==> config.mk <==
export PLATFORM = sky130hd
export DESIGN_NAME = cpu_core
export DESIGN_NICKNAME = cpu_core
export VERILOG_FILES = /design/flow/design.v
export SDC_FILE = /design/flow/constraint.sdc
export NUM_CORES = 4
export LEC_CHECK = 0
export ABC_AREA = 1
export CAP_MARGIN = 20
export CORE_MARGIN = 2
export CORE_UTILIZATION = 71
export CTS_CLUSTER_DIAMETER = 99
export CTS_CLUSTER_SIZE = 31
export PLACE_DENSITY_LB_ADDON = 0.11
export SLEW_MARGIN = 20
==> constraint.sdc <==
create_clock -name core_clock -period 6.94 [get_ports {clk}]
set_input_delay 1.3880 -clock core_clock [delete_from_list [all_inputs] [get_ports {clk}]]
set_output_delay 1.3880 -clock core_clock [all_outputs]
set_load 0.01 [all_outputs]
==> design.v <==
`timescale 1ns / 1ps
module MUX2x1(
    input [15:0] ch1,
    input [15:0] ch2,
    input sel,
    output reg [15:0] out
    );
	 always @(sel or ch1 or ch2) begin
		case(sel)
			1'b0 : out  = ch1;
			1'b1 : out  = ch2;
		endcase
	 end
endmodule
`timescale 1ns / 1ps
module MUX2x1_Br(
    input [5:0] ch1,
    input [5:0] ch2,
    input sel,
    output reg [5:0] out
    );
	 always @(sel or ch1 or ch2) begin
		case(sel)
			1'b0 : out  = ch1;
			1'b1 : out  = ch2;
		endcase
	 end
endmodule
`timescale 1ns / 1ps
module Program_Counter(
    input clk,
	 input rst,
	 input [5:0] target,
    output reg [5:0] pc_out
    );
	 always @(posedge clk or posedge rst)
		if(rst)begin
			pc_out <= 0;
		end
		else begin
			pc_out <= target;
	 end
endmodule
`timescale 1ns/1ps
module Register_File_main(
					input clk,
					input rst,
					input [3:0] read_add_1,
					input [3:0] read_add_2,
					input [3:0] wr_reg_add,
					input wr_en,
					input [15:0] wr_data,
					output [15:0] read_data_1,
					output [15:0] read_data_2
					);
					reg [15:0] reg_file [15:0];
					always @ (posedge clk or posedge rst) begin 
						if(rst) begin
							reg_file[0]  = 0;
							reg_file[1]  = 0;
							reg_file[2]  = 0;
							reg_file[3]  = 0;
							reg_file[4]  = 0;
							reg_file[5]  = 0;
							reg_file[6]  = 0;
							reg_file[7]  = 0;
							reg_file[8]  = 0;
							reg_file[9]  = 0;
							reg_file[10] = 0;
							reg_file[11] = 0;
							reg_file[12] = 0;
							reg_file[13] = 0;
							reg_file[14] = 0;
							reg_file[15] = 0;
						end
						else if (wr_en == 1) begin
							reg_file[wr_reg_add] = wr_data;
						end
					end
					assign read_data_1 = reg_file[read_add_1];
					assign read_data_2 = reg_file[read_add_2];
endmodule			
`timescale 1ns / 1ps
   module Control_Unit(
    input [3:0] opcode,
    output reg [2:0] alu_op,
    output reg reg_wr,
    output reg reg_dst,
    output reg alu_src,
    output reg jump,
	 output reg jeq,
	 output reg jr,
    output reg cmp,
	 output reg mov,
	 output reg li,
    output reg mem_rd,
    output reg mem_wr,
    output reg mem_to_reg
    );
	 always @(opcode)begin
		case(opcode)
			4'b0000 :	begin 
				alu_op		<= 3'b111;
				reg_wr 		<= 1'b0 ;	
				reg_dst 		<= 1'b0 ;	
				alu_src 		<= 1'b0 ;	
				jump	 		<= 1'b0 ;	
				jeq	 		<= 1'b0 ;
				jr		 		<= 1'b0 ;
				cmp	 		<= 1'b0 ;	
				mov 			<= 1'b0 ;
				li 			<= 1'b0 ;
				mem_rd 		<= 1'b0 ;	
				mem_wr 		<= 1'b0 ;	
				mem_to_reg 	<= 1'b0 ;	
				end
			4'b0001 :	begin	 
				alu_op		<= 3'b000;
				reg_wr 		<= 1'b1 ;	
				reg_dst 		<= 1'b0 ;	
				alu_src 		<= 1'b0 ;	
				jump	 		<= 1'b0 ;	
				jeq	 		<= 1'b0 ;
				jr		 		<= 1'b0 ;
				cmp	 		<= 1'b0 ;	
				mov 			<= 1'b0 ;
				li 			<= 1'b0 ;
				mem_rd 		<= 1'b0 ;	
				mem_wr 		<= 1'b0 ;	
				mem_to_reg 	<= 1'b0 ;	
				end
			4'b0010 :	begin	 
				alu_op		<= 3'b000;	
				reg_wr 		<= 1'b1 ;		
				reg_dst 		<= 1'b0 ;		
				alu_src 		<= 1'b1 ;		
				jump	 		<= 1'b0 ;		
				jeq	 		<= 1'b0 ;
				jr		 		<= 1'b0 ;
				cmp	 		<= 1'b0 ;	
				mov 			<= 1'b0 ;
				li 			<= 1'b0 ;
				mem_rd 		<= 1'b0 ;		
				mem_wr 		<= 1'b0 ;		
				mem_to_reg 	<= 1'b0 ;	
				end
			4'b0011 :	begin  
				alu_op		<= 3'b001;	
				reg_wr 		<= 1'b1 ;		
				reg_dst 		<= 1'b0 ;		
				alu_src 		<= 1'b0 ;		
				jump	 		<= 1'b0 ;		
				jeq	 		<= 1'b0 ;
				jr		 		<= 1'b0 ;
				cmp	 		<= 1'b0 ;	
				mov 			<= 1'b0 ;
				li 			<= 1'b0 ;
				mem_rd 		<= 1'b0 ;		
				mem_wr 		<= 1'b0 ;		
				mem_to_reg 	<= 1'b0 ;	
				end
			4'b0100 :   begin  
				alu_op		<= 3'b010;	
				reg_wr 		<= 1'b1 ;		
				reg_dst 		<= 1'b0 ;		
				alu_src 		<= 1'b0 ;		
				jump	 		<= 1'b0 ;		
				jeq	 		<= 1'b0 ;
				jr		 		<= 1'b0 ;
				cmp	 		<= 1'b0 ;	
				mov 			<= 1'b0 ;
				li 			<= 1'b0 ;				
				mem_rd 		<= 1'b0 ;		
				mem_wr 		<= 1'b0 ;		
				mem_to_reg 	<= 1'b0 ;	
				end
			4'b0101 :   begin  
				alu_op		<= 3'b011;
				reg_wr 		<= 1'b1 ;	
				reg_dst 		<= 1'b0 ;	
				alu_src 		<= 1'b0 ;	
				jump	 		<= 1'b0 ;	
				jeq	 		<= 1'b0 ;
				jr		 		<= 1'b0 ;
				cmp	 		<= 1'b0 ;	
				mov 			<= 1'b0 ;
				li 			<= 1'b0 ;
				mem_rd 		<= 1'b0 ;	
				mem_wr 		<= 1'b0 ;	
				mem_to_reg 	<= 1'b0 ;	
				end
			4'b0110 :	begin  
				alu_op		<= 3'b100;	
				reg_wr 		<= 1'b1 ;		
				reg_dst 		<= 1'b0 ;		
				alu_src 		<= 1'b0 ;		
				jump	 		<= 1'b0 ;		
				jeq	 		<= 1'b0 ;
				jr		 		<= 1'b0 ;
				cmp	 		<= 1'b0 ;	
				mov 			<= 1'b0 ;
				li 			<= 1'b0 ;				
				mem_rd 		<= 1'b0 ;		
				mem_wr 		<= 1'b0 ;		
				mem_to_reg 	<= 1'b0 ;		
				end
			4'b0111 :   begin  
				alu_op		<= 3'b111;
				reg_wr 		<= 1'b0 ;	
				reg_dst 		<= 1'b0 ;	
				alu_src 		<= 1'b0 ;	
				jump	 		<= 1'b0 ;	
				jeq	 		<= 1'b1 ;
				jr		 		<= 1'b0 ;
				cmp	 		<= 1'b0 ;	
				mov 			<= 1'b0 ;
				li 			<= 1'b0 ;
				mem_rd 		<= 1'b0 ;	
				mem_wr 		<= 1'b0 ;	
				mem_to_reg 	<= 1'b0 ;	
				end
			4'b1000 :   begin  
				alu_op		<= 3'b111;
				reg_wr 		<= 1'b1 ;	
				reg_dst 		<= 1'b0 ;	
				alu_src 		<= 1'b0 ;	
				jump	 		<= 1'b0 ;	
				jeq	 		<= 1'b0 ;
				jr		 		<= 1'b0 ;
				cmp	 		<= 1'b1 ;	
				mov 			<= 1'b0 ;
				li 			<= 1'b0 ;
				mem_rd 		<= 1'b0 ;	
				mem_wr 		<= 1'b0 ;	
				mem_to_reg 	<= 1'b0 ;	
				end
			4'b1001 :	begin  
				alu_op		<= 3'b111;
				reg_wr 		<= 1'b1 ;	
				reg_dst 		<= 1'b0 ;	
				alu_src 		<= 1'b0 ;	
				jump	 		<= 1'b0 ;	
				jeq	 		<= 1'b0 ;
				jr		 		<= 1'b0 ;
				cmp	 		<= 1'b0 ;	
				mov 			<= 1'b1 ;
				li 			<= 1'b0 ;
				mem_rd 		<= 1'b0 ;	
				mem_wr 		<= 1'b0 ;	
				mem_to_reg 	<= 1'b0 ;	
				end
			4'b1010 :   begin  
				alu_op		<= 3'b111;
				reg_wr 		<= 1'b0 ;	
				reg_dst 		<= 1'b0 ;	
				alu_src 		<= 1'b0 ;	
				jump	 		<= 1'b1 ;	
				jeq	 		<= 1'b0 ;	
				jr		 		<= 1'b0 ;
				cmp	 		<= 1'b0 ;
				mov 			<= 1'b0 ;
				li 			<= 1'b0 ;
				mem_rd 		<= 1'b0 ;	
				mem_wr 		<= 1'b0 ;	
				mem_to_reg 	<= 1'b0 ;	
				end
			4'b1011 :   begin  
				alu_op		<= 3'b111;
				reg_wr 		<= 1'b0 ;	
				reg_dst 		<= 1'b0 ;	
				alu_src 		<= 1'b0 ;	
				jump	 		<= 1'b0 ;	
				jeq	 		<= 1'b0 ;	
				jr		 		<= 1'b1 ;
				cmp	 		<= 1'b0 ;	
				mov 			<= 1'b0 ;
				li 			<= 1'b0 ;
				mem_rd 		<= 1'b0 ;	
				mem_wr 		<= 1'b0 ;	
				mem_to_reg 	<= 1'b0 ;	
				end
			4'b1100 :	begin  
				alu_op		<= 3'b000;
				reg_wr 		<= 1'b1 ;	
				reg_dst 		<= 1'b0 ;	
				alu_src 		<= 1'b1 ;	
				jump	 		<= 1'b0 ;	
				jeq	 		<= 1'b0 ;	
				jr		 		<= 1'b0 ;
				cmp	 		<= 1'b0 ;	
				mov 			<= 1'b0 ;
				li 			<= 1'b0 ;
				mem_rd 		<= 1'b1 ;	
				mem_wr 		<= 1'b0 ;	
				mem_to_reg 	<= 1'b1 ;	
				end
			4'b1101 :   begin  
				alu_op		<= 3'b000;
				reg_wr 		<= 1'b0 ;	
				reg_dst 		<= 1'b0 ;	
				alu_src 		<= 1'b1 ;	
				jump	 		<= 1'b0 ;	
				jeq	 		<= 1'b0 ;
				jr		 		<= 1'b0 ;
				cmp	 		<= 1'b0 ;	
				mov 			<= 1'b0 ;
				li 			<= 1'b0 ;
				mem_rd 		<= 1'b0 ;	
				mem_wr 		<= 1'b1 ;	
				mem_to_reg 	<= 1'b0 ;	
				end
			4'b1110 :   begin  
				alu_op		<= 3'b111;
				reg_wr 		<= 1'b1 ;	
				reg_dst 		<= 1'b0 ;	
				alu_src 		<= 1'b1 ;	
				jump	 		<= 1'b0 ;	
				jeq	 		<= 1'b0 ;
				jr		 		<= 1'b0 ;
				cmp	 		<= 1'b0 ;	
				mov 			<= 1'b0 ;
				li 			<= 1'b1 ;
				mem_rd 		<= 1'b0 ;	
				mem_wr 		<= 1'b0 ;	
				mem_to_reg 	<= 1'b0 ;	
				end
			4'b1111 :	begin  
				alu_op		<= 3'b111;
				reg_wr 		<= 1'b1 ;	
				reg_dst 		<= 1'b0 ;	
				alu_src 		<= 1'b0 ;	
				jump	 		<= 1'b0 ;	
				jeq	 		<= 1'b0 ;
				jr		 		<= 1'b0 ;
				cmp	 		<= 1'b0 ;	
				mov 			<= 1'b0 ;
				li 			<= 1'b0 ;
				mem_rd 		<= 1'b0 ;	
				mem_wr 		<= 1'b0 ;	
				mem_to_reg 	<= 1'b0 ;	
				end
			default :   begin 
				alu_op		<= 3'b111;	
				reg_wr 		<= 1'b0 ;	
				reg_dst 		<= 1'b0 ;	
				alu_src 		<= 1'b0 ;	
				jump	 		<= 1'b0 ;	
				jeq	 		<= 1'b0 ;
				jr		 		<= 1'b0 ;
				cmp	 		<= 1'b0 ;	
				mov 			<= 1'b0 ;
				li 			<= 1'b0 ;
				mem_rd 		<= 1'b0 ;	
				mem_wr 		<= 1'b0 ;	
				mem_to_reg 	<= 1'b0 ;	
				end        
		endcase
	 end
endmodule
`timescale 1ns / 1ps
module ALU_Main(
    input [15:0] d_in_1,
    input [15:0] d_in_2,
    input [2:0] alu_op,
    output reg z_flag,
    output reg [15:0] alu_out,
    output reg a_grt_b,
    output reg b_grt_a
    );
	 wire [15:0] d_out1;
	 wire [15:0] d_out2;
	 wire [15:0] d_out3; 
	 wire [15:0] d_out4; 
	 wire [15:0] d_out5; 
	 wire d_out6; 
	 wire d_out7; 
	 wire [15:0] d_out8; 
	 always @(d_in_1, d_in_2, alu_op,d_out1, d_out2, d_out3, d_out4, d_out5, d_out6, d_out7, d_out8) begin
			case(alu_op)
				3'b000 : begin 	alu_out[15:0] 	= d_out1	;  end
				3'b001 : begin 	alu_out 			= d_out2 ;	end
				3'b010 : begin 	alu_out[15:0] 	= d_out3 ;  end
				3'b011 : begin 	alu_out[15:0] 	= d_out4 ;  end
				3'b100 : begin 	alu_out[15:0] 	= d_out5 ;  end
				3'b101 : begin 	alu_out[0] 		= d_out6 ; alu_out[15:1]  = 0; end
				3'b110 : begin 	alu_out[0] 		= d_out7 ; alu_out[15:1]  = 0; end
				3'b111 : begin 	alu_out[15:0] 	= d_out8 ;  end
				default: begin 	alu_out[15:0] 	= 16'h0000;	end
			endcase 
		end
		assign d_out1 = d_in_1 + d_in_2;
		assign d_out2 = d_in_1 * d_in_2;
		assign d_out3 = d_in_1 & d_in_2;
		assign d_out4 = d_in_1 | d_in_2;
		assign d_out5 = d_in_1 / 2;
		assign d_out6 = d_in_1 > d_in_2;
		assign d_out7 = d_in_1 < d_in_2;
		assign d_out8 = d_in_1 - d_in_2;
		always @(d_out6 or d_out7) begin 
			if(d_out6 == 1)begin
				a_grt_b <= 1;
				b_grt_a <=0;
				z_flag <= 0;
			end
			else if(d_out7  == 1) begin
					a_grt_b <= 0;
					b_grt_a <=1;
					z_flag <= 0;
			end
			else begin
				a_grt_b <= 0;
				b_grt_a <=0;
				z_flag <= 1;
			end
		end
endmodule
`timescale 1ns / 1ps
module cpu_core(
    input clk,
    input rst,
	 output [5:0] pc_out,
	 input [15:0] instr_out,
	 input [15:0] mem_Data_in,
	 output mem_wr,
	 output mem_rd,
	 output [15:0] reg_Data_2,
	 output [5:0] data_mem_address
    );
	 wire [5:0] pc_target;
	 Program_Counter pc(clk,	rst,		pc_target,		pc_out);
	 wire  [5:0] pc_next;
	 assign pc_next = pc_out + 1;
	 wire [3:0] opcode,		reg_Rs,		reg_Rt,		reg_Rd;
	 wire [15:0] imm_offset;
	 wire [5:0] j_offset;
	 wire [3:0] jeq_offset;
	 wire [7:0] li_offset;
	 assign opcode 		=		instr_out	[15:12];
	 assign reg_Rd 		=		instr_out	[11:8];
	 assign reg_Rs 		=		instr_out	[7:4];
	 assign reg_Rt 		=		instr_out	[3:0];
	 assign imm_offset 	=		instr_out	[3:0]; 
	 assign li_offset		=		instr_out	[7:0];
	 assign j_offset 		=		instr_out	[5:0];
	 assign jeq_offset   = 		instr_out	[11:8];
	 reg [3:0] reg_Rd_mxd;
	 wire reg_dest;
	 wire [15:0] reg_write_Data, reg_Data_1, reg_Write_D, reg_Write_s1, reg_Write_s2;
	 always @(reg_dest or reg_Rd or reg_Rt) begin
		case(reg_dest)
			1'b0 : reg_Rd_mxd  = reg_Rd;
			1'b1 : reg_Rd_mxd  = reg_Rt;
		endcase
	 end
	 Register_File_main reg_file (clk,		rst,		reg_Rs,		reg_Rt,		reg_Rd_mxd,		reg_wr,		reg_Write_D,		reg_Data_1,		reg_Data_2);
	 wire [2:0] alu_op;
	 wire alu_src, op_jump, op_jeq, op_jr, op_cmp, op_mov, op_li, m2r;
	 Control_Unit cu(opcode,		alu_op,		reg_wr,		reg_dest,		alu_src,		op_jump,		op_jeq,		op_jr,	op_cmp,	op_mov,	op_li, 	mem_rd,		mem_wr,		m2r);
	 wire z_flag, agb, bga;
	 reg [15:0] imm_offset_se;
	 always @ (imm_offset) begin
		if(imm_offset[3] == 0) begin
			imm_offset_se <= {12'b000000000000,imm_offset};		 
			end
			else begin 
				imm_offset_se <= {12'b111111111111,imm_offset};	 
			end
	end
	 wire [15:0] alu_Out;
	 assign data_mem_address = alu_Out[5:0];
	 wire [15:0] alu_src_2;
	 MUX2x1 mxalusrc (reg_Data_2,	imm_offset_se,	alu_src,	alu_src_2);
	 ALU_Main alu ( reg_Data_1,	alu_src_2,		alu_op,	z_flag,	alu_Out,		agb,	bga);
	wire [5:0] jr_target, mxj_return;
	assign jr_target = reg_Data_1[5:0];  
	wire j_control;
	assign j_control = op_jump;
	wire [5:0] j_target;
	assign j_target = j_offset[5:0];
	wire jeq_ok;
	wire [5:0] mxjr_return;
	assign jeq_ok = op_jeq & z_flag;
	wire [5:0] jeq_target;
	assign jeq_target = {2'b00,jeq_offset};
	MUX2x1_Br mx_j_pc (pc_next, j_target, j_control, mxj_return);
	MUX2x1_Br mx_jr (mxj_return,	jr_target,	op_jr,	mxjr_return);
	MUX2x1_Br mx_jeq (mxjr_return,	jeq_target,	jeq_ok,	pc_target);
	MUX2x1 mxm2r (alu_Out,	mem_Data_in,	m2r,	reg_write_Data);
	reg [15:0] cmp_DS;
	always @(op_cmp or z_flag or agb or bga)begin
		if(z_flag)begin
			cmp_DS <= 16'hffff;
		end
		else if(agb)begin
			cmp_DS <= 16'h00ff;
		end
		else if(bga) begin
			cmp_DS <= 16'hff00;
		end
		else 
			cmp_DS <= 16'h0000;
	end
	MUX2x1 mxcmp (reg_write_Data,	cmp_DS,	op_cmp,	reg_Write_s1);
	reg  [15:0] li_offset_se;
	always @ (li_offset) begin
		if(li_offset[7] == 0) begin
			li_offset_se <= {4'b0000,li_offset};		 
			end
			else begin 
				li_offset_se <= {4'b1111,li_offset};	 
			end
	end
	MUX2x1 mxli (reg_Write_s1,	li_offset_se,	op_li,	reg_Write_s2);
	MUX2x1 mxmov (reg_Write_s2,	reg_Data_1,	op_mov,	reg_Write_D);
endmodule
==> run.sh <==
#!/bin/bash
# the make line also repeats each setting of config.mk as NAME=value (left out here)
make -C /OpenROAD-flow-scripts/flow DESIGN_CONFIG=/design/flow/config.mk WORK_HOME=/design/flow/orfs CLKGATE_MAP_FILE= finish
==> results of run 1 <==
what timing repair did:
| item | CTS |
|---|---|
| pin swaps | 114 |
| cloned | 6 |
| buffers inserted | 76 |
| endpoints found under the setup margin | 182 |
| resized | 280 |
| hold buffers | 0 |
metrics by stage:
| stage | utilization | hold WS [ns] |
|---|---|---|
| after floorplan | - | 0.449 |
| after global placement | 0.854 | 0.464 |
| after detailed placement | 0.854 | 0.466 |
| after CTS | 0.914 | 0.496 |
metal layers:
| layer | GRT overflow | GRT usage |
|---|---|---|
| met2 | 432 | 1.03 |
| met4 | 226 | 0.929 |
| met1 | 44 | 0.868 |
| met3 | 48 | 0.781 |
| met5 | 3 | 0.621 |
==> results.cfg, run 1 <==
; yosys + openroad results
[clock_network]
cts_inserted_buffers = 12
clock_sinks = 262
cts_root_buf = clkbuf_16
htreeDepth = 1
clock_path_buffers = 3

[logic_synthesis]
synth_area_leader_cell = dfrtp_1
synth.top_cells.by_count = 1685 x nand2_1, 385 x nor2_1, 337 x inv_1
synth_top_area_share = 0.290
edf_count = 0
synthFlopType = dfrtp_1
ys_sh_adder = 0.129
ys_cells = 3558
ys_warn_count = 9
ys_seq_frac = 0.290
synth_cell_types = 50
syn_inst = 3558
ys_top_logic_family = simple AND/OR/NAND/NOR gates
synth.ff_latch_count = 262
yosysChipArea_um2 = 22600
xor_area_frac = 0.00775
simple_gate_share = 0.419
topCellsByArea = dfrtp_1 29%, nand2_1 28%, fa_1 7.3%, nor2_1 6.4%, ha_1 5.6%
synthMuxAreaShare = 0
aoi_share = 0.0678
most_common_cell = nand2_1
async_flop_share = 1.00
syn_area_um2 = 22600
syn_nets = 3776
syn_avg_cell_area_um2 = 6.35

[floorplan]
fp_util = 0.718
fp.dieW_um = 182
die-height_um = 182
chip_area_um2 = 33300
rows = 65
ios = 64
core_um2 = 31500

[outcome]
error_line = [ERROR GRT-0116] Global routing finished with congestion. Check the congestion regions in the DRC Viewer.
outcome = did not finish
stop_stage = global routing (5_1_grt)

[global_route]
overflow = 753
grt_use_total = 0.896

[placed_design]
place_area_um2 = 26900
portBuffers = 63
hpwl_um = 73000
place_congestion = 1.25
post-place-ws_ns = -2.01
post-place-cells = 4303
==> run 2, diff against run 1 <==
Settings changed: ABC_AREA 1 to not set, CORE_UTILIZATION 71 to 64, CTS_CLUSTER_DIAMETER 99 to not set, CTS_CLUSTER_SIZE 31 to not set, PLACE_DENSITY_LB_ADDON 0.11 to not set, SETUP_SLACK_MARGIN set to -0.55.
Clock period 6.94 ns to 7.86 ns, I/O delays scaled along.
==> results.cfg, run 2 <==
; generated from flow reports
[logic_synthesis]
yosysChipArea_um2 = 22300
synth_area_leader_cell = dfrtp_1
synth_cell_types = 108
simple_gate_share = 0.171
ys_cells = 2583
xor_area_frac = 0.0209
ys_top_logic_family = AND-OR/OR-AND gates
synthFlopType = dfrtp_1
syn_avg_cell_area_um2 = 8.63
synthMuxAreaShare = 0.0883
synth.ff_latch_count = 262
async_flop_share = 1.00
syn_inst = 2583
synth.top_cells.by_count = 301 x nand2_1, 262 x dfrtp_1, 244 x nor2_1
ys_seq_frac = 0.294
synth_top_area_share = 0.294
syn_area_um2 = 22300
aoi_share = 0.220
ys_warn_count = 9
ys_sh_adder = 0.131
most_common_cell = nand2_1
syn_nets = 2801
topCellsByArea = dfrtp_1 29%, fa_1 7.4%, ha_1 5.7%, nand2_1 5.1%, mux2_2 5.0%
edf_count = 0

[drt]
firstDrtPassIters = 8
drc = 0
dr_total_vias = 24000
insertedDiodeCount = 0
antenna_left = 0
wl_per_cell_um = 28.4
vias_per_cell = 7.03
drtIter0Drc = 3904
routed_wl_um = 97000

[finish]
synthToLayoutAreaGrowth_pct = 22.4
regArea_um2 = 6560
instances_no_fill = 3412
nFillCells = 2406
final_nets = 3156
logic_area_um2 = 14200

[hold_path]
hold_path_startpoint = reg_file.reg_file[10][0]
worstHoldPathType = reg2reg
min_to = reg_file.reg_file[10][0]
hold_depth = 2

[power]
p_comb_mw = 7.63
sequentialPowerShare = 0.231
p_sw_frac = 0.469
p_comb_frac = 0.656
p_clk_mw = 1.31
irDropWorstVdd_mv = 0.512
p_int_mw = 6.17
clockPowerShare = 0.113
p_seq_mw = 2.68
power.total_mw = 11.6
p_sw_mw = 5.45
p_leak_nw = 12.5
p_per_area_nw_per_um2 = 426
maxPowerGroup = combinational logic

[placed_design]
place_congestion = 1.14
post-place-cells = 3357
portBuffers = 63
hpwl_um = 71800

[global_route]
grt_use_total = 0.538
grt_pass1_vias = 23900
grt_pass1_wl_um = 145000
overflow = 0
grt_antenna_before_repair = 2
grt_max_degree = 171

[final_timing]
relSlewSlack = 0.201
setup_viol = 131
skew_ns = 0.0228
setup_slack_ns = -0.529
rsz0062_at_grt = true
max_freq_mhz = 119
fin_crit_ns = 8.39
report.final.slew_viol_count = 0
period_used_share = 1.07
worst_pin_slew_ns = 1.20
hold_viol = 0

[job]
warning_count = 67
cap_violations = 0

[critical_path]
cp_slowest_cell = a222oi_1
crit_arrival_ns = 8.80
path_delay_family = adder cells
crit_fanout = 16
r2r_cells = 29
r2r_slack_ns = 0.49
cp-endpoint = reg_file.reg_file[3][15]
r2r-start = reg_file.reg_file[15][2]
cp.depth = 30
crit_start = instr_out[0]
end_kind = register
worst-path-buf-inv = 8
crit_path_max_incr_delay_ns = 0.59
reg2reg_to = reg_file.reg_file[3][15]
required_ns = 8.27
path_class = in2reg
startpoint_type = input port

[floorplan]
fp_util = 0.647
rows = 68
fp.dieW_um = 191
die-height_um = 191
ios = 64
chip_area_um2 = 36300
core_um2 = 34500

[clock_network]
cts_tree = done
clk_latency_ns = 0.58
clock_path_buffers = 3
cts_root_buf = clkbuf_16
cts.reportedPaths.clkPinSlew_ns = 0.07
htreeDepth = 1
clock_sinks = 262
cts_inserted_buffers = 26

[outcome]
outcome = failed layout checks
failed_checks = setup timing
==> run 2: layout make-up <==
class,instances,area share
sequential,262,0.240
timing repair buffer,516,0.159
multi-input combinational,1944,0.521
clock inverter,15,0.00573
tap,455,0.0209
clock buffer,32,0.0262
inverter,188,0.0267
==> run 2: stage by stage <==
stage                     TNS (ns)  setup WS, ns  instance area (µm²)  hold WS [ns]  utilization
after floorplan             -37.41        -0.547                22300         0.454            -
after global placement     -117.75         -1.03                26200         0.485        0.759
after detailed placement   -141.14         -1.18                26200         0.486        0.759
after CTS                   -37.59        -0.554                27100         0.504        0.787
after global routing        -65.12        -0.707                27300         0.537        0.792
final                       -39.58        -0.529                27300         0.503        0.792
==> run 2: what timing repair did <==
item / 4_1_cts / 5_1_grt
pin swaps: 4 / 12
resized: 15 / 36
setup endpoints to repair: 37 / 104
setup buffers: 6 / 6
hold buffers: 0 / 0
==> run 2: per-layer routing <==
metal / up-vias / global-route usage / routed length [µm]
li1: 9858 / - / -
met1: 11300 / 0.644 / 32500
met2: 2094 / 0.780 / 39700
met3: 765 / 0.178 / 14000
met4: 4 / 0.463 / 10800
met5: - / 0.00412 / 34
==> run 3, diff against run 2 <==
Settings changed: ABC_AREA set to 1, CAP_MARGIN 20 to 15, CELL_PAD_IN_SITES_GLOBAL_PLACEMENT set to 0, CORE_UTILIZATION 64 to 70, CTS_CLUSTER_DIAMETER set to 277, CTS_CLUSTER_SIZE set to 32, GPL_ROUTABILITY_DRIVEN set to 1, GPL_TIMING_DRIVEN set to 1, SETUP_SLACK_MARGIN -0.55 to -0.65, SLEW_MARGIN 20 to 35.
Clock period 7.86 ns to 6.5 ns, I/O delays scaled along.
==> results.cfg, run 3 <==
; yosys + openroad results
[outcome]
outcome = did not finish
stop_stage = global routing (5_1_grt)
error_line = [ERROR GRT-0116] Global routing finished with congestion. Check the congestion regions in the DRC Viewer.

[floorplan]
fp.dieW_um = 184
fp_util = 0.714
ios = 64
rows = 65
core_um2 = 31600
chip_area_um2 = 33700
die-height_um = 184

[logic_synthesis]
ys_warn_count = 9
aoi_share = 0.0678
async_flop_share = 1.00
syn_area_um2 = 22600
simple_gate_share = 0.419
syn_nets = 3776
ys_top_logic_family = simple AND/OR/NAND/NOR gates
synth_cell_types = 50
synth_area_leader_cell = dfrtp_1
synth.top_cells.by_count = 1685 x nand2_1, 385 x nor2_1, 337 x inv_1
most_common_cell = nand2_1
edf_count = 0
syn_avg_cell_area_um2 = 6.35
synth.ff_latch_count = 262
ys_seq_frac = 0.290
syn_inst = 3558
yosysChipArea_um2 = 22600
synthMuxAreaShare = 0
synth_top_area_share = 0.290
xor_area_frac = 0.00775
topCellsByArea = dfrtp_1 29%, nand2_1 28%, fa_1 7.3%, nor2_1 6.4%, ha_1 5.6%
synthFlopType = dfrtp_1
ys_cells = 3558
ys_sh_adder = 0.129

[clock_network]
clock_sinks = 262
cts_root_buf = clkbuf_16
htreeDepth = 1
hold_buffers = 0
cts_inserted_buffers = 12
clock_path_buffers = 3

[global_route]
grt_use_total = 0.863
overflow = 305

[placed_design]
hpwl_um = 75900
place_area_um2 = 27400
portBuffers = 63
place_congestion = 1.24
==> run 3: repair_timing <==
action / 4_1_cts
endpoints found under the setup margin: 181
resized: 284
gates cloned: 4
buffers inserted: 59
pin swaps: 68
endpoints found under the hold margin: 0
==> run 3: stage by stage <==
stage                util  instances  setup WS (ns)  hold slack [ns]  power [mW]
floorplan               -       3558         -0.654            0.449        7.07
global placement    0.866       4392          -2.14            0.468        10.0
detailed placement  0.867       4393          -2.53            0.466        10.5
CTS                 0.914       4440          -1.13            0.498        11.9
==> run 3: routing by layer <==
metal | GRT overflow | global-route usage
met1 | 15 | 0.847
met2 | 136 | 0.979
met3 | 23 | 0.788
met4 | 121 | 0.848
met5 | 10 | 0.545
==> run 4, diff against run 3 <==
Settings changed: ABC_AREA 1 to not set, CAP_MARGIN 15 to 20, CELL_PAD_IN_SITES_DETAIL_PLACEMENT set to 1, CELL_PAD_IN_SITES_GLOBAL_PLACEMENT 0 to 1, CORE_MARGIN 2 to 8, CORE_UTILIZATION 70 to 62, CTS_CLUSTER_DIAMETER 277 to not set, CTS_CLUSTER_SIZE 32 to not set, GPL_ROUTABILITY_DRIVEN 1 to not set, GPL_TIMING_DRIVEN 1 to not set, MIN_ROUTING_LAYER set to met2, SETUP_SLACK_MARGIN -0.65 to -0.15, SLEW_MARGIN 35 to 20, TNS_END_PERCENT set to 60.
Clock period 6.5 ns to 11.1 ns, I/O delays scaled along.
==> results.cfg, run 4 <==
; yosys + openroad results
[logic_synthesis]
ys_seq_frac = 0.294
synth.top_cells.by_count = 301 x nand2_1, 262 x dfrtp_1, 244 x nor2_1
ys_warn_count = 9
syn_avg_cell_area_um2 = 8.63
synth_top_area_share = 0.294
synthFlopType = dfrtp_1
syn_inst = 2583
syn_area_um2 = 22300
xor_area_frac = 0.0209
synth_area_leader_cell = dfrtp_1
ys_top_logic_family = AND-OR/OR-AND gates
synthMuxAreaShare = 0.0883
synth.ff_latch_count = 262
async_flop_share = 1.00
yosysChipArea_um2 = 22300
ys_cells = 2583
edf_count = 0
syn_nets = 2801
ys_sh_adder = 0.131
simple_gate_share = 0.171
aoi_share = 0.220
synth_cell_types = 108
most_common_cell = nand2_1
topCellsByArea = dfrtp_1 29%, fa_1 7.4%, ha_1 5.7%, nand2_1 5.1%, mux2_2 5.0%

[clock_network]
ctsResizeCount = 0
cts_inserted_buffers = 27
hold_buffers = 0
cts_setup_buffers = 0
cts_root_buf = clkbuf_16
clock_sinks = 262
clock_path_buffers = 3
htreeDepth = 1

[floorplan]
fp_util = 0.628
die-height_um = 206
ios = 64
chip_area_um2 = 42300
core_um2 = 35500
rows = 69
fp.dieW_um = 206

[outcome]
stop_stage = global routing (5_1_grt)
outcome = did not finish
error_line = [ERROR GRT-0116] Global routing finished with congestion. Check the congestion regions in the DRC Viewer.

[placed_design]
place_area_um2 = 23600
hpwl_um = 80200
place_congestion = 1.38
portBuffers = 63

[global_route]
overflow = 1718
grt_use_total = 0.992
## run 4: routing by layer
layer	GRT overflow	GRT usage
met1	-	-
met2	487	0.971
met3	808	1.07
met4	291	0.916
met5	132	1.01
## run 4: through the flow
step           std cells  power [mW]  utilization  setup WS, ns  hold WS, ns
4_1_cts             3099        8.43        0.689         0.239        0.530
3_5_place_dp        3051        7.20        0.665         0.269        0.493
3_3_place_gp        3051        6.69        0.664         0.621        0.475
2_1_floorplan       2583        4.93            -          1.67        0.454
==> run 5, diff against run 4 <==
Settings changed: ABC_AREA set to 1, CELL_PAD_IN_SITES_DETAIL_PLACEMENT 1 to not set, CELL_PAD_IN_SITES_GLOBAL_PLACEMENT 1 to not set, CORE_MARGIN 8 to 2, CORE_UTILIZATION 62 to 70, CTS_CLUSTER_DIAMETER set to 141, MIN_ROUTING_LAYER met2 to not set, SETUP_SLACK_MARGIN -0.15 to -0.56, TNS_END_PERCENT 60 to 5.
Clock period 11.1 ns to 7.42 ns, I/O delays scaled along.
==> results.cfg, run 5 <==
; yosys + openroad results
[outcome]
outcome = did not finish
stop_stage = global routing (5_1_grt)
error_line = [ERROR GRT-0232] Routing congestion too high. Check the congestion heatmap in the GUI.

[logic_synthesis]
syn_nets = 3776
xor_area_frac = 0.00775
yosysChipArea_um2 = 22600
ys_top_logic_family = simple AND/OR/NAND/NOR gates
synthFlopType = dfrtp_1
simple_gate_share = 0.419
edf_count = 0
synth_top_area_share = 0.290
aoi_share = 0.0678
synth_cell_types = 50
ys_cells = 3558
async_flop_share = 1.00
synth.top_cells.by_count = 1685 x nand2_1, 385 x nor2_1, 337 x inv_1
synth_area_leader_cell = dfrtp_1
most_common_cell = nand2_1
ys_warn_count = 9
syn_inst = 3558
topCellsByArea = dfrtp_1 29%, nand2_1 28%, fa_1 7.3%, nor2_1 6.4%, ha_1 5.6%
syn_avg_cell_area_um2 = 6.35
synth.ff_latch_count = 262
synthMuxAreaShare = 0
ys_sh_adder = 0.129
syn_area_um2 = 22600
ys_seq_frac = 0.290

[floorplan]
fp.dieW_um = 184
ios = 64
core_um2 = 31600
chip_area_um2 = 33700
fp_util = 0.714
die-height_um = 184
rows = 65

[clock_network]
cts_inserted_buffers = 25
clock_path_buffers = 3
cts_root_buf = clkbuf_16
hold_buffers = 0
clock_sinks = 262
htreeDepth = 1

[global_route]
overflow = 228
grt_use_total = 0.814

[placed_design]
place_congestion = 1.25
portBuffers = 63
hpwl_um = 71900
[run 5: stage by stage]
step | utilization | worst slack, ns | std cells | cell area (µm²)
3_3_place_gp | 0.834 | -1.62 | 4296 | 26400
4_1_cts | 0.877 | -0.586 | 4354 | 27800
2_1_floorplan | - | -0.544 | 3558 | 22600
3_5_place_dp | 0.834 | -1.76 | 4296 | 26400
[run 5: metal layers]
metal,overflow,global-route usage
met4,99,0.792
met1,3,0.816
met3,19,0.690
met2,102,0.950
met5,5,0.481
[run 5: what timing repair did]
action                     in CTS
setup endpoints to repair     127
cloned                          1
resized                       133
setup buffers                  24
pin swaps                      23
==> run 6, diff against run 5 <==
Settings changed: ABC_AREA 1 to not set, CORE_UTILIZATION 70 to 66, CTS_CLUSTER_DIAMETER 141 to not set, CTS_CLUSTER_SIZE set to 33, SETUP_SLACK_MARGIN -0.56 to -0.55, TNS_END_PERCENT 5 to not set.
Clock period 7.42 ns to 7.48 ns, I/O delays scaled along.
==> results.cfg, run 6 <==
; generated from flow reports
[job]
cap_violations = 0
warning_count = 69

[final_timing]
worst_pin_slew_ns = 1.36
max_freq_mhz = 119
fin_crit_ns = 8.39
hold_viol = 0
period_used_share = 1.12
relSlewSlack = 0.0921
setup_viol = 148
skew_ns = 0.0202
setup_slack_ns = -0.907
rsz0062_at_grt = true
report.final.slew_viol_count = 0

[power]
p_int_mw = 7.13
p_comb_mw = 9.45
p_leak_nw = 12.8
power.total_mw = 13.7
sequentialPowerShare = 0.209
p_comb_frac = 0.690
p_clk_mw = 1.39
maxPowerGroup = combinational logic
p_sw_mw = 6.56
p_seq_mw = 2.86
p_sw_frac = 0.479
p_per_area_nw_per_um2 = 486
clockPowerShare = 0.101
irDropWorstVdd_mv = 1.43

[logic_synthesis]
syn_area_um2 = 22300
synth_area_leader_cell = dfrtp_1
edf_count = 0
synthMuxAreaShare = 0.0883
syn_nets = 2801
ys_sh_adder = 0.131
synth.top_cells.by_count = 301 x nand2_1, 262 x dfrtp_1, 244 x nor2_1
ys_seq_frac = 0.294
syn_avg_cell_area_um2 = 8.63
synthFlopType = dfrtp_1
xor_area_frac = 0.0209
ys_warn_count = 9
topCellsByArea = dfrtp_1 29%, fa_1 7.4%, ha_1 5.7%, nand2_1 5.1%, mux2_2 5.0%
synth_top_area_share = 0.294
aoi_share = 0.220
most_common_cell = nand2_1
syn_inst = 2583
ys_cells = 2583
yosysChipArea_um2 = 22300
simple_gate_share = 0.171
ys_top_logic_family = AND-OR/OR-AND gates
async_flop_share = 1.00
synth_cell_types = 108
synth.ff_latch_count = 262

[critical_path]
cp-endpoint = reg_file.reg_file[8][15]
path_class = in2reg
crit_path_max_incr_delay_ns = 0.55
path_delay_family = adder cells
reg2reg_to = reg_file.reg_file[8][15]
cp.depth = 34
required_ns = 7.87
crit_start = instr_out[3]
end_kind = register
crit_arrival_ns = 8.78
crit_fanout = 12
r2r_cells = 29
crit_top_cell = fa_1
startpoint_type = input port
r2r-start = reg_file.reg_file[13][4]
worst-path-buf-inv = 12
cp_slowest_cell = fa_1
r2r_slack_ns = 0.13

[global_route]
grt_use_total = 0.564
grt_max_degree = 154
grt_pass1_wl_um = 148000
overflow = 0
grt_antenna_before_repair = 3
grt_pass1_vias = 24400

[clock_network]
hold_buffers = 0
cts_root_buf = clkbuf_16
clk_latency_ns = 0.57
cts_inserted_buffers = 25
clock_sinks = 262
cts.reportedPaths.clkPinSlew_ns = 0.07
clock_path_buffers = 3
cts_tree = done
htreeDepth = 1

[floorplan]
core_um2 = 33400
fp.dieW_um = 188
ios = 64
chip_area_um2 = 35300
rows = 67
die-height_um = 188
fp_util = 0.668

[drt]
wl_per_cell_um = 29.9
vias_per_cell = 7.30
drc = 0
routed_wl_um = 102000
dr_total_vias = 25000
drtIter0Drc = 4856
firstDrtPassIters = 15
antenna_left = 0

[hold_path]
worstHoldPathType = reg2reg
min_to = reg_file.reg_file[8][2]
hold_depth = 2
hold_path_startpoint = reg_file.reg_file[8][2]

[placed_design]
portBuffers = 63
place_congestion = 1.16
hpwl_um = 72000
post-place-ws_ns = -1.84
post-place-cells = 3357

[finish]
nFillCells = 1927
synthToLayoutAreaGrowth_pct = 26.5
fin_util = 0.845
instances_no_fill = 3426
final_nets = 3177

[outcome]
failed_checks = setup timing
outcome = failed layout checks
[run 6: timing repair]
action | in CTS | in global routing
endpoints found under the setup margin | 131 | 143
endpoints found under the hold margin | 0 | 0
pin swaps | 18 | 30
buffers inserted | 17 | 20
gates cloned | 1 | 3
resized | 83 | 133
[run 6: per-layer routing]
metal | vias to the layer above | global-route usage | routed length (µm)
met5 | - | 0.0302 | 82
met4 | 4 | 0.485 | 12300
met3 | 974 | 0.212 | 16300
met2 | 2645 | 0.823 | 41400
met1 | 11500 | 0.653 | 32300
li1 | 9891 | - | -
[run 6: layout make-up]
type	count	area (µm²)	area share
multi-input combinational	1944	14800	0.526
antenna	1	2.50	0.0000888
clock inverter	12	165	0.00586
clock buffer	33	706	0.0250
sequential	262	6560	0.233
timing repair buffer	538	4660	0.165
inverter	188	728	0.0258
tap	448	561	0.0199
[run 6: through the flow]
step / hold slack, ns / cell area, µm² / setup TNS [ns]
floorplan: 0.454 / 22400 / -58.60
global placement: 0.471 / 26200 / -187.83
detailed placement: 0.492 / 26200 / -221.03
CTS: 0.511 / 27500 / -66.61
global route: 0.548 / 28200 / -99.09
finish: 0.513 / 28200 / -81.20
==> run 7, diff against run 6 <==
Settings changed: CAP_MARGIN 20 to 15, CELL_PAD_IN_SITES_DETAIL_PLACEMENT set to 1, CELL_PAD_IN_SITES_GLOBAL_PLACEMENT set to 2, CORE_ASPECT_RATIO set to 1.79, CORE_MARGIN 2 to 6, CORE_UTILIZATION 66 to 18, CTS_CLUSTER_DIAMETER set to 277, CTS_CLUSTER_SIZE 33 to not set, GPL_ROUTABILITY_DRIVEN set to 1, GPL_TIMING_DRIVEN set to 0, HOLD_SLACK_MARGIN set to 0.2, MAX_ROUTING_LAYER set to met4, PLACE_DENSITY_LB_ADDON set to 0.13, SETUP_SLACK_MARGIN -0.55 to not set, SLEW_MARGIN 20 to 5.
Clock period 7.48 ns to 19.4 ns, I/O delays scaled along.
==> results.cfg, run 7 <==
; generated from flow reports
[final_timing]
report.final.slew_viol_count = 0
fin_setup_tns_ns = 0
hold_viol = 0
relSlewSlack = 0.0646
fin_crit_ns = 16.47
period_used_share = 0.849
skew_ns = 0.0244
setup_slack_ns = 2.93
rsz0062_at_grt = false
setup_viol = 0
max_freq_mhz = 60.7
worst_pin_slew_ns = 1.40

[logic_synthesis]
simple_gate_share = 0.171
synth_area_leader_cell = dfrtp_1
most_common_cell = nand2_1
ys_seq_frac = 0.294
synthFlopType = dfrtp_1
syn_inst = 2583
xor_area_frac = 0.0209
synth.ff_latch_count = 262
yosysChipArea_um2 = 22300
ys_sh_adder = 0.131
ys_top_logic_family = AND-OR/OR-AND gates
syn_avg_cell_area_um2 = 8.63
synth_top_area_share = 0.294
topCellsByArea = dfrtp_1 29%, fa_1 7.4%, ha_1 5.7%, nand2_1 5.1%, mux2_2 5.0%
synth.top_cells.by_count = 301 x nand2_1, 262 x dfrtp_1, 244 x nor2_1
synth_cell_types = 108
async_flop_share = 1.00
ys_warn_count = 9
synthMuxAreaShare = 0.0883
edf_count = 0
syn_area_um2 = 22300
syn_nets = 2801
aoi_share = 0.220
ys_cells = 2583

[drt]
drc = 0
vias_per_cell = 5.12
antenna_left = 0
dr_total_vias = 22000
routed_wl_um = 159000
drtIter0Drc = 1524
firstDrtPassIters = 5
wl_per_cell_um = 36.8

[critical_path]
cp-endpoint = data_mem_address[5]
required_ns = 15.52
crit_start = instr_out[4]
crit_top_cell = ha_1
path_delay_family = buffers and inverters
worst-path-buf-inv = 9
cp_slowest_cell = clkinv_1
r2r_slack_ns = 9.91
end_kind = output pin
cp.depth = 25
crit_path_max_incr_delay_ns = 1.02
reg2reg_to = reg_file.reg_file[13][7]
crit_arrival_ns = 12.59
startpoint_type = input port
r2r_cells = 30
r2r-start = reg_file.reg_file[10][3]
crit_fanout = 10
path_class = in2out

[power]
clockPowerShare = 0.127
p_clk_uw = 609
p_per_area_nw_per_um2 = 180
p_sw_mw = 2.55
p_leak_nw = 11.0
p_sw_frac = 0.532
p_int_mw = 2.24
sequentialPowerShare = 0.238
p_comb_mw = 3.04
p_seq_mw = 1.14
irDropWorstVdd_mv = 0.211
maxPowerGroup = combinational logic
p_comb_frac = 0.634

[job]
cap_violations = 0
warning_count = 65

[finish]
final_nets = 2935
regArea_um2 = 6560
nFillCells = 14400
logic_area_um2 = 14200
synthToLayoutAreaGrowth_pct = 19.1

[clock_network]
cts_inserted_buffers = 28
clk_latency_ns = 0.62
hold_buffers = 0
cts_root_buf = clkbuf_16
clock_path_buffers = 3
htreeDepth = 1
clock_sinks = 262
cts_tree = done
cts_setup_buffers = 0
ctsResizeCount = 0
cts.reportedPaths.clkPinSlew_ns = 0.06

[placed_design]
post-place-ws_ns = 2.95
hpwl_um = 128000
place_congestion = 0.975
portBuffers = 59

[floorplan]
fp_util = 0.182
ios = 64
die-height_um = 483
fp.dieW_um = 275
rows = 172
chip_area_um2 = 133000
core_um2 = 123000

[hold_path]
min_to = reg_file.reg_file[15][8]
worstHoldPathType = reg2reg
hold_path_startpoint = reg_file.reg_file[15][8]
hold_depth = 2

[global_route]
grt_pass1_vias = 24000
grt_antenna_before_repair = 6
overflow = 0
grt_pass1_wl_um = 213000
grt_max_degree = 106
grt_use_total = 0.240

[outcome]
outcome = complete, no violations
run 7: cell type report:
class                      count  share of cell area
sequential                   262               0.247
tap                         1566              0.0738
inverter                     188              0.0273
multi-input combinational   1944               0.534
antenna                        1           0.0000943
timing repair buffer         104              0.0450
clock buffer                  33              0.0287
clock inverter                18             0.00815
buffer                       189              0.0364
run 7: layer usage:
metal / global-route usage / wire (µm)
met3: 0.0158 / 4680
met5: - / 0
met4: 0.167 / 14500
met1: 0.228 / 53000
met2: 0.456 / 86500
run 7: stage by stage:
step,cells,total power [mW],area [µm²],util,hold slack (ns)
floorplan,2583,2.82,22300,-,0.454
global placement,4208,4.17,24800,0.203,0.485
detailed placement,4251,4.22,25500,0.208,0.500
CTS,4302,4.86,26500,0.216,0.515
global route,4305,5.10,26500,0.216,0.539
finish,4305,4.79,26500,0.216,0.516
==> run 8, diff against run 7 <==
Settings changed: CAP_MARGIN 15 to 20, CELL_PAD_IN_SITES_DETAIL_PLACEMENT 1 to not set, CELL_PAD_IN_SITES_GLOBAL_PLACEMENT 2 to not set, CORE_ASPECT_RATIO 1.79 to not set, CORE_MARGIN 6 to 2, CORE_UTILIZATION 18 to 70, CTS_CLUSTER_DIAMETER 277 to 209, CTS_CLUSTER_SIZE set to 31, GPL_ROUTABILITY_DRIVEN 1 to not set, GPL_TIMING_DRIVEN 0 to not set, HOLD_SLACK_MARGIN 0.2 to not set, MAX_ROUTING_LAYER met4 to not set, PLACE_DENSITY_LB_ADDON 0.13 to not set, SETUP_SLACK_MARGIN set to 2.14, SLEW_MARGIN 5 to 20.
Clock period 19.4 ns to 7.39 ns, I/O delays scaled along.
==> results.cfg, run 8 <==
; yosys + openroad results
[outcome]
outcome = did not finish
stop_stage = global routing (5_1_grt)
error_line = [ERROR GRT-0232] Routing congestion too high. Check the congestion heatmap in the GUI.

[logic_synthesis]
yosysChipArea_um2 = 22300
syn_avg_cell_area_um2 = 8.63
synth_area_leader_cell = dfrtp_1
most_common_cell = nand2_1
simple_gate_share = 0.171
ys_cells = 2583
synth_top_area_share = 0.294
xor_area_frac = 0.0209
synthMuxAreaShare = 0.0883
ys_sh_adder = 0.131
ys_seq_frac = 0.294
syn_inst = 2583
syn_area_um2 = 22300
ys_warn_count = 9
synthFlopType = dfrtp_1
edf_count = 0
aoi_share = 0.220
topCellsByArea = dfrtp_1 29%, fa_1 7.4%, ha_1 5.7%, nand2_1 5.1%, mux2_2 5.0%
syn_nets = 2801
synth.ff_latch_count = 262
synth_cell_types = 108
synth.top_cells.by_count = 301 x nand2_1, 262 x dfrtp_1, 244 x nor2_1
async_flop_share = 1.00
ys_top_logic_family = AND-OR/OR-AND gates

[floorplan]
die-height_um = 182
core_um2 = 31500
ios = 64
chip_area_um2 = 33300
fp_util = 0.708
fp.dieW_um = 182
rows = 65

[clock_network]
htreeDepth = 1
clock_sinks = 262
cts_inserted_buffers = 12
cts_root_buf = clkbuf_16
clock_path_buffers = 3

[global_route]
overflow = 390
grt_use_total = 0.870

[placed_design]
post-place-cells = 3295
place_congestion = 1.22
hpwl_um = 71100
portBuffers = 63
## run 8: per-stage QoR
stage                     setup slack (ns)  instance area (µm²)
after detailed placement             -1.84                26200
after global placement               -1.57                26200
after floorplan                     -0.808                22500
after CTS                           -0.562                28500
## run 8: what timing repair did
item                       4_1_cts
pin swaps                      101
setup endpoints to repair      279
cloned                           6
resized                        304
hold endpoints to repair         0
setup buffers                   74
hold buffers                     0
## run 8: per-layer routing
metal / track usage / GRT overflow
met1: 0.870 / 10
met2: 0.987 / 206
met3: 0.771 / 18
met4: 0.857 / 154
met5: 0.521 / 2
==> run 9, diff against run 8 <==
Settings changed: CELL_PAD_IN_SITES_DETAIL_PLACEMENT set to 1, CELL_PAD_IN_SITES_GLOBAL_PLACEMENT set to 2, CORE_ASPECT_RATIO set to 0.74, CORE_UTILIZATION 70 to 21, CTS_CLUSTER_DIAMETER 209 to 256, CTS_CLUSTER_SIZE 31 to not set, MAX_ROUTING_LAYER set to met4, PLACE_DENSITY_LB_ADDON set to 0.02, SETUP_SLACK_MARGIN 2.14 to -0.87.
Clock period 7.39 ns to 12.7 ns, I/O delays scaled along.
==> results.cfg, run 9 <==
; generated from flow reports
[drt]
dr.max_layer_used = met4
firstDrtPassIters = 5
antenna_left = 0
wl_met3_um = 6670
dr_wl_met2_um = 54200
vias_per_cell = 5.20
dr_total_vias = 21300
routed_wl_um = 140000
wl_per_cell_um = 34.3
drc = 0
drtIter0Drc = 1817
met1Wirelength_um = 76800

[logic_synthesis]
synth.top_cells.by_count = 301 x nand2_1, 262 x dfrtp_1, 244 x nor2_1
aoi_share = 0.220
edf_count = 0
async_flop_share = 1.00
ys_warn_count = 9
synthMuxAreaShare = 0.0883
ys_top_logic_family = AND-OR/OR-AND gates
ys_cells = 2583
topCellsByArea = dfrtp_1 29%, fa_1 7.4%, ha_1 5.7%, nand2_1 5.1%, mux2_2 5.0%
ys_seq_frac = 0.294
ys_sh_adder = 0.131
simple_gate_share = 0.171
synthFlopType = dfrtp_1
syn_avg_cell_area_um2 = 8.63
xor_area_frac = 0.0209
synth.ff_latch_count = 262
syn_nets = 2801
yosysChipArea_um2 = 22300
synth_area_leader_cell = dfrtp_1
synth_cell_types = 108
synth_top_area_share = 0.294
syn_inst = 2583
syn_area_um2 = 22300
most_common_cell = nand2_1

[global_route]
grt_pass1_wl_um = 194000
grt_antenna_before_repair = 5
grt_max_degree = 94
overflow = 0
grt_pass1_vias = 21900
grt_use_total = 0.263

[clock_network]
cts.reportedPaths.clkPinSlew_ns = 0.06
cts_inserted_buffers = 31
htreeDepth = 1
clk_latency_ns = 0.63
clock_sinks = 262
cts_root_buf = clkbuf_16
clock_path_buffers = 3
ctsResizeCount = 0
hold_buffers = 0
cts_setup_buffers = 0
cts_tree = done

[power]
irDropWorstVdd_mv = 0.322
p_sw_mw = 4.17
p_int_mw = 3.72
p_seq_mw = 1.78
sequentialPowerShare = 0.225
p_leak_nw = 11.1
p_comb_frac = 0.657
p_sw_frac = 0.528
p_comb_mw = 5.19
clockPowerShare = 0.117
maxPowerGroup = combinational logic
p_clk_uw = 926
p_per_area_nw_per_um2 = 302

[critical_path]
worst-path-buf-inv = 7
r2r-start = reg_file.reg_file[9][1]
path_class = in2out
cp_slowest_cell = clkdlybuf4s50_1
crit_start = instr_out[2]
cp-endpoint = data_mem_address[0]
end_kind = output pin
r2r_cells = 31
reg2reg_to = reg_file.reg_file[5][13]
path_delay_family = buffers and inverters
r2r_slack_ns = 4.50
crit_fanout = 22
crit_top_cell = buf_4
crit_arrival_ns = 9.14
crit_path_max_incr_delay_ns = 0.60
required_ns = 10.16
startpoint_type = input port
cp.depth = 24
crit_path_cell_trace = buf_2 > buf_4 > buf_4 > or3b_2 > o22ai_1 > a21o_1 > a31oi_1 > a31oi_1 > a21oi_1 > buf_4 > inv_2 > ha_1 > inv_1 > fa_1 > a21o_1 > a21oi_1 > nor2_1 > nor2_1 > a211oi_2 > nor4b_2 > o31a_1 > mux2i_1 > a41oi_1 > clkdlybuf4s50_1

[floorplan]
rows = 102
chip_area_um2 = 109000
core_um2 = 105000
ios = 64
fp.dieW_um = 383
fp_util = 0.213
die-height_um = 284

[outcome]
outcome = complete, no violations

[hold_path]
min_to = reg_file.reg_file[1][8]
hold_depth = 2
worstHoldPathType = reg2reg
hold_path_startpoint = reg_file.reg_file[1][8]

[final_timing]
period_used_share = 0.920
setup_viol = 0
relSlewSlack = 0.205
fin_setup_tns_ns = 0
report.final.slew_viol_count = 0
worst_pin_slew_ns = 1.18
max_freq_mhz = 85.6
rsz0062_at_grt = false
hold_viol = 0
fin_crit_ns = 11.68
skew_ns = 0.0315
whs_ns = 0.527

[finish]
logic_area_um2 = 14100
regArea_um2 = 6560
fin_util = 0.249
final_nets = 2876
synthToLayoutAreaGrowth_pct = 17.2
final_area_um2 = 26100
nFillCells = 12200

[job]
warning_count = 61
cap_violations = 0

[placed_design]
place_congestion = 0.900
portBuffers = 63
hpwl_um = 109000
place_area_um2 = 25100
==> run 9: cell type report <==
class / count / area share
multi-input combinational: 1944 / 0.541
sequential: 262 / 0.251
timing repair buffer: 231 / 0.0751
tap: 1404 / 0.0672
clock buffer: 44 / 0.0339
inverter: 188 / 0.0278
clock inverter: 11 / 0.00369
antenna: 3 / 0.000287
==> run 9: layer usage <==
metal  vias to the layer above  track usage
li1                       9280            -
met1                     11300        0.421
met2                       573        0.345
met3                        99       0.0329
met4                         0       0.0418
met5                         -            -
==> run 9: per-stage QoR <==
step / cells / worst slack [ns] / power [mW]
after detailed placement: 4029 / 1.12 / 6.95
final: 4087 / 1.02 / 7.89
after CTS: 4084 / 1.10 / 7.93
after global placement: 4029 / 1.12 / 6.95
after global routing: 4085 / 0.770 / 8.52
after floorplan: 2583 / 2.87 / 4.31
==> run 10, diff against run 9 <==
Settings changed: ABC_AREA set to 1, CAP_MARGIN 20 to 15, CELL_PAD_IN_SITES_GLOBAL_PLACEMENT 2 to 3, CORE_ASPECT_RATIO 0.74 to 1.79, CORE_MARGIN 2 to 6, CORE_UTILIZATION 21 to 18, CTS_CLUSTER_DIAMETER 256 to 277, GPL_ROUTABILITY_DRIVEN set to 1, GPL_TIMING_DRIVEN set to 0, HOLD_SLACK_MARGIN set to 0.2, PLACE_DENSITY_LB_ADDON 0.02 to 0.13, SETUP_SLACK_MARGIN -0.87 to not set, SLEW_MARGIN 20 to 5, TNS_END_PERCENT set to 65.
Clock period 12.7 ns to 19.4 ns, I/O delays scaled along.
==> results.cfg, run 10 <==
; generated from flow reports
[global_route]
grt_antenna_before_repair = 1
grt_pass1_vias = 25300
grt_max_degree = 103
grt_use_total = 0.228
grt_pass1_wl_um = 210000
overflow = 0

[finish]
nFillCells = 15500
final_area_um2 = 26500
logic_area_um2 = 14100
regArea_um2 = 6560
final_nets = 3879
fin_util = 0.213
synthToLayoutAreaGrowth_pct = 17.2

[logic_synthesis]
syn_avg_cell_area_um2 = 6.35
most_common_cell = nand2_1
ys_warn_count = 9
synth_cell_types = 50
syn_nets = 3776
xor_area_frac = 0.00775
synthMuxAreaShare = 0
syn_inst = 3558
async_flop_share = 1.00
synth_area_leader_cell = dfrtp_1
ys_sh_adder = 0.129
synth.top_cells.by_count = 1685 x nand2_1, 385 x nor2_1, 337 x inv_1
aoi_share = 0.0678
synth_top_area_share = 0.290
yosysChipArea_um2 = 22600
topCellsByArea = dfrtp_1 29%, nand2_1 28%, fa_1 7.3%, nor2_1 6.4%, ha_1 5.6%
synthFlopType = dfrtp_1
syn_area_um2 = 22600
synth.ff_latch_count = 262
ys_top_logic_family = simple AND/OR/NAND/NOR gates
edf_count = 0
ys_cells = 3558
simple_gate_share = 0.419
ys_seq_frac = 0.290

[critical_path]
crit_start = instr_out[4]
crit_arrival_ns = 12.81
r2r-start = reg_file.reg_file[1][6]
cp-endpoint = data_mem_address[5]
crit_fanout = 12
path_delay_family = buffers and inverters
r2r_cells = 34
required_ns = 15.52
end_kind = output pin
crit_path_max_incr_delay_ns = 0.88
path_class = in2out
cp.depth = 26
r2r_slack_ns = 9.67
cp_slowest_cell = nor2_2
startpoint_type = input port
reg2reg_to = reg_file.reg_file[0][14]
worst-path-buf-inv = 8

[final_timing]
period_used_share = 0.860
setup_slack_ns = 2.71
max_freq_mhz = 59.9
skew_ns = 0.0282
rsz0062_at_grt = false
fin_crit_ns = 16.69
setup_viol = 0
report.final.slew_viol_count = 0
fin_setup_tns_ns = 0
worst_pin_slew_ns = 1.29
relSlewSlack = 0.132
hold_viol = 0
whs_ns = 0.496

[drt]
drtIter0Drc = 1057
met1Wirelength_um = 51900
routed_wl_um = 153000
firstDrtPassIters = 5
drc = 0
antenna_left = 0
wl_met3_um = 2240
vias_per_cell = 4.38
dr.max_layer_used = met4
dr_total_vias = 23400
dr_wl_met2_um = 90800
wl_per_cell_um = 28.7

[power]
sequentialPowerShare = 0.263
p_comb_frac = 0.573
p_sw_frac = 0.536
irDropWorstVdd_mv = 0.0584
p_seq_mw = 1.04
p_leak_nw = 13.9
p_clk_uw = 647
p_comb_mw = 2.26
maxPowerGroup = combinational logic
clockPowerShare = 0.164
p_sw_mw = 2.11
p_int_mw = 1.83
p_per_area_nw_per_um2 = 149

[hold_path]
min_to = reg_file.reg_file[6][15]
worstHoldPathType = reg2reg
hold_path_startpoint = reg_file.reg_file[6][15]
hold_depth = 2

[placed_design]
place_area_um2 = 25500
hpwl_um = 129000
post-place-ws_ns = 2.49
portBuffers = 63
place_congestion = 0.912

[floorplan]
core_um2 = 124000
rows = 173
fp.dieW_um = 277
chip_area_um2 = 135000
die-height_um = 486
fp_util = 0.182
ios = 64

[outcome]
outcome = complete, no violations

[job]
warning_count = 63
cap_violations = 0

[clock_network]
htreeDepth = 1
cts.reportedPaths.clkPinSlew_ns = 0.07
cts_setup_buffers = 0
hold_buffers = 0
cts_inserted_buffers = 28
ctsResizeCount = 0
cts_root_buf = clkbuf_16
clock_sinks = 262
cts_tree = done
clk_latency_ns = 0.62
clock_path_buffers = 3
## run 10: final cells by class
class	instances	share of cell area
Timing Repair Buffer	73	0.0289
Clock buffer	41	0.0321
Antenna cell	1	0.0000945
Sequential cell	262	0.248
Tap cell	1662	0.0785
Multi-Input combinational cell	2824	0.533
Clock inverter	8	0.00633
Buffer	118	0.0232
Inverter	354	0.0505
## run 10: layer usage
metal  up-vias  global-route usage
met4         0              0.0989
li1      11100                   -
met2       376               0.476
met1     11700               0.210
met5         -                   -
met3       177             0.00810
## run 10: through the flow
stage / power [mW] / std cells
floorplan: 2.28 / 3558
global placement: 3.32 / 5283
detailed placement: 3.34 / 5293
CTS: 4.02 / 5342
global route: 4.23 / 5343
finish: 3.94 / 5343
==> run 11, diff against run 10 <==
Settings changed: ABC_AREA 1 to 0, CAP_MARGIN 15 to 35, CELL_PAD_IN_SITES_DETAIL_PLACEMENT 1 to 0, CELL_PAD_IN_SITES_GLOBAL_PLACEMENT 3 to 1, CORE_ASPECT_RATIO 1.79 to not set, CORE_MARGIN 6 to 5, CORE_UTILIZATION 18 to 66, CTS_CLUSTER_DIAMETER 277 to not set, CTS_CLUSTER_SIZE set to 83, GPL_ROUTABILITY_DRIVEN 1 to not set, GPL_TIMING_DRIVEN 0 to not set, HOLD_SLACK_MARGIN 0.2 to not set, MAX_ROUTING_LAYER met4 to not set, MIN_ROUTING_LAYER set to met2, PLACE_DENSITY_LB_ADDON 0.13 to not set, SETUP_SLACK_MARGIN set to -0.15, SLEW_MARGIN 5 to 20, TNS_END_PERCENT 65 to 60.
Clock period 19.4 ns to 11.1 ns, I/O delays scaled along.
==> results.cfg, run 11 <==
; yosys + openroad results
[outcome]
outcome = did not finish
error_line = [ERROR GRT-0116] Global routing finished with congestion. Check the congestion regions in the DRC Viewer.
stop_stage = global routing (5_1_grt)

[logic_synthesis]
synthFlopType = dfrtp_1
async_flop_share = 1.00
synth.ff_latch_count = 262
synthMuxAreaShare = 0.0883
ys_sh_adder = 0.131
ys_seq_frac = 0.294
yosysChipArea_um2 = 22300
topCellsByArea = dfrtp_1 29%, fa_1 7.4%, ha_1 5.7%, nand2_1 5.1%, mux2_2 5.0%
synth_cell_types = 108
ys_warn_count = 9
ys_cells = 2583
ys_top_logic_family = AND-OR/OR-AND gates
synth_area_leader_cell = dfrtp_1
synth.top_cells.by_count = 301 x nand2_1, 262 x dfrtp_1, 244 x nor2_1
synth_top_area_share = 0.294
syn_inst = 2583
syn_avg_cell_area_um2 = 8.63
syn_nets = 2801
syn_area_um2 = 22300
edf_count = 0
simple_gate_share = 0.171
aoi_share = 0.220
xor_area_frac = 0.0209
most_common_cell = nand2_1

[clock_network]
htreeDepth = 1
cts_setup_buffers = 0
clock_path_buffers = 3
ctsResizeCount = 0
hold_buffers = 0
clock_sinks = 262
cts_inserted_buffers = 26
cts_root_buf = clkbuf_16

[floorplan]
rows = 67
fp.dieW_um = 194
fp_util = 0.667
ios = 64
die-height_um = 194
core_um2 = 33400
chip_area_um2 = 37600

[global_route]
grt_use_total = 0.780
overflow = 112

[placed_design]
hpwl_um = 65900
post-place-cells = 3032
place_congestion = 1.42
portBuffers = 63
run 11: metrics by stage:
step / total power [mW] / hold slack [ns] / worst slack [ns] / cell area (µm²)
2_1_floorplan: 4.93 / 0.454 / 1.67 / 22300
3_5_place_dp: 6.72 / 0.491 / 0.347 / 23500
4_1_cts: 7.64 / 0.505 / 0.576 / 24400
3_3_place_gp: 6.59 / 0.484 / 0.486 / 23400
run 11: metal layers:
layer  global-route usage  overflow
met5                0.645        19
met3                0.862        81
met1                    -         -
met2                0.817         6
met4                0.610         6
No activity file was given, so power comes from the tool's default toggle rates.
